==> try-willow: inputs <==
## TNS_dec_33
module TNS_dec_33(
    input wire clk,
    input wire rst_n,
    input wire [32:0] codein,
    output reg [30 - 1 : 0] dataout
    );
make LEC_CHECK=0 CAP_MARGIN=20 CELL_PAD_IN_SITES_GLOBAL_PLACEMENT=3 CORE_MARGIN=2 CORE_UTILIZATION=40 CTS_CLUSTER_DIAMETER=396 CTS_CLUSTER_SIZE=43 SLEW_MARGIN=0 TNS_END_PERCENT=5 finish   # period 12.0 ns
run.sh (not shown) runs the stock make flow with config.mk's settings and CLKGATE_MAP_FILE=.
==> try-nickel (differences from try-willow) <==
- CAP_MARGIN: 20 -> 15
- CELL_PAD_IN_SITES_DETAIL_PLACEMENT: default -> 2
- CELL_PAD_IN_SITES_GLOBAL_PLACEMENT: 3 -> 2
- CORE_ASPECT_RATIO: default -> 0.78
- CORE_UTILIZATION: 40 -> 25
- CTS_CLUSTER_DIAMETER: 396 -> default
- CTS_CLUSTER_SIZE: 43 -> 18
- GPL_ROUTABILITY_DRIVEN: default -> 0
- HOLD_SLACK_MARGIN: default -> -0.06
- MAX_ROUTING_LAYER: default -> met4
- PLACE_DENSITY_LB_ADDON: default -> 0.12
- SETUP_SLACK_MARGIN: default -> -0.1
- SLEW_MARGIN: 0 -> 20
- TNS_END_PERCENT: 5 -> default
==> Changelog: implementation <==
## Implementation

* Outcome: complete, no violations
* Final period util at between 70 and 80%
* RePlAce Congestion at 0.9205
* OpenROAD warning count at roughly 53
* DR vias/cell at 4.635
* Minimum clock period at about 9.3 ns
* Place WS at about 2.4 ns
the above is filed under try-willow

==> Changelog: implementation <==
## Implementation

* Place WS at around 2.2 ns
* Fmax achieved at 105.6 MHz
* Final period util at approximately 79%
* Outcome: complete, no violations
* CTS clk-pin slew, worst paths at roughly 0.06 ns
* OpenROAD warning count at 51
the above is filed under try-nickel



==> inputs of job 9895 <==
TNS_dec_33 again, from the RTL that the note above started with.
// TNS_dec_33
module TNS_dec_33(
    input wire clk,
    input wire rst_n,
    input wire [32:0] codein,
    output reg [30 - 1 : 0] dataout
    );
    wire [30 - 1 : 0] dataout_wire;
    assign dataout_wire = (codein[32]*847425747) + (codein[31]*564950498) + (codein[30]*282475249) + 
                    (codein[29]*121060821) + (codein[28]*80707214) + (codein[27]*40353607) + 
                    (codein[26]*17294403) + (codein[25]*11529602) + (codein[24]*5764801) + 
                    (codein[23]*2470629) + (codein[22]*1647086) + (codein[21]*823543) + 
                    (codein[20]*352947) + (codein[19]*235298) + (codein[18]*117649) + (codein[17]*50421) + (codein[16]*33614) + 
                    (codein[15]*16807) + (codein[14]*7203) + (codein[13]*4802) + (codein[12]*2401) + (codein[11]*1029) +
                    (codein[10]*686) + (codein[9]*343) + (codein[8]*147) + (codein[7]*98) + (codein[6]*49) +
                    (codein[5]*21) + (codein[4]*14) + (codein[3]*7) + (codein[2]*3) + (codein[1]*2) +
                    (codein[0]*1);
    always @(posedge clk or negedge rst_n) begin
        if (~rst_n) begin
            dataout <= 0;
        end
        else begin
            dataout <= dataout_wire;
        end
    end
endmodule
clock: 6.48 ns
lec_check: 0
abc_area: 0
cap_margin: 10
cell_pad_in_sites_detail_placement: 0
cell_pad_in_sites_global_placement: 3
core_margin: 2
core_utilization: 35
cts_cluster_diameter: 132
cts_cluster_size: 89
max_routing_layer: met5
place_density_lb_addon: 0.28
setup_slack_margin: 1.61
slew_margin: 20
tns_end_percent: 85
==> job 3016 (differences from job 9895) <==
- ABC_AREA: 0 -> 1
- CAP_MARGIN: 10 -> 20
- CELL_PAD_IN_SITES_DETAIL_PLACEMENT: 0 -> unset
- CELL_PAD_IN_SITES_GLOBAL_PLACEMENT: 3 -> unset
- CORE_UTILIZATION: 35 -> 66
- CTS_CLUSTER_DIAMETER: 132 -> unset
- CTS_CLUSTER_SIZE: 89 -> unset
- MAX_ROUTING_LAYER: met5 -> unset
- PLACE_DENSITY_LB_ADDON: 0.28 -> unset
- SETUP_SLACK_MARGIN: 1.61 -> unset
- TNS_END_PERCENT: 85 -> unset
==> flow/constraint.sdc (replaced) <==
create_clock -name core_clock -period 15.5 [get_ports {clk}]
set_input_delay 3.1000 -clock core_clock [delete_from_list [all_inputs] [get_ports {clk}]]
set_output_delay 3.1000 -clock core_clock [all_outputs]
set_load 0.01 [all_outputs]
==> job 643 (differences from job 9895) <==
- ABC_AREA: 0 -> 1
- CELL_PAD_IN_SITES_DETAIL_PLACEMENT: 0 -> unset
- CELL_PAD_IN_SITES_GLOBAL_PLACEMENT: 3 -> unset
- CORE_UTILIZATION: 35 -> 58
- CTS_CLUSTER_DIAMETER: 132 -> 29
- CTS_CLUSTER_SIZE: 89 -> 56
==> notes <==
Against job 3016, the synthesized cell count of job 9895 is lower by about 20%. Via count, lowest first: job 9895, job 3016, job 643. Sequential share of layout area: job 643 < job 9895 < job 3016. Job 9895 finished with setup timing left. Job 643 completed, yet does not pass: setup timing. Job 3016 went through all stages and came out clean.
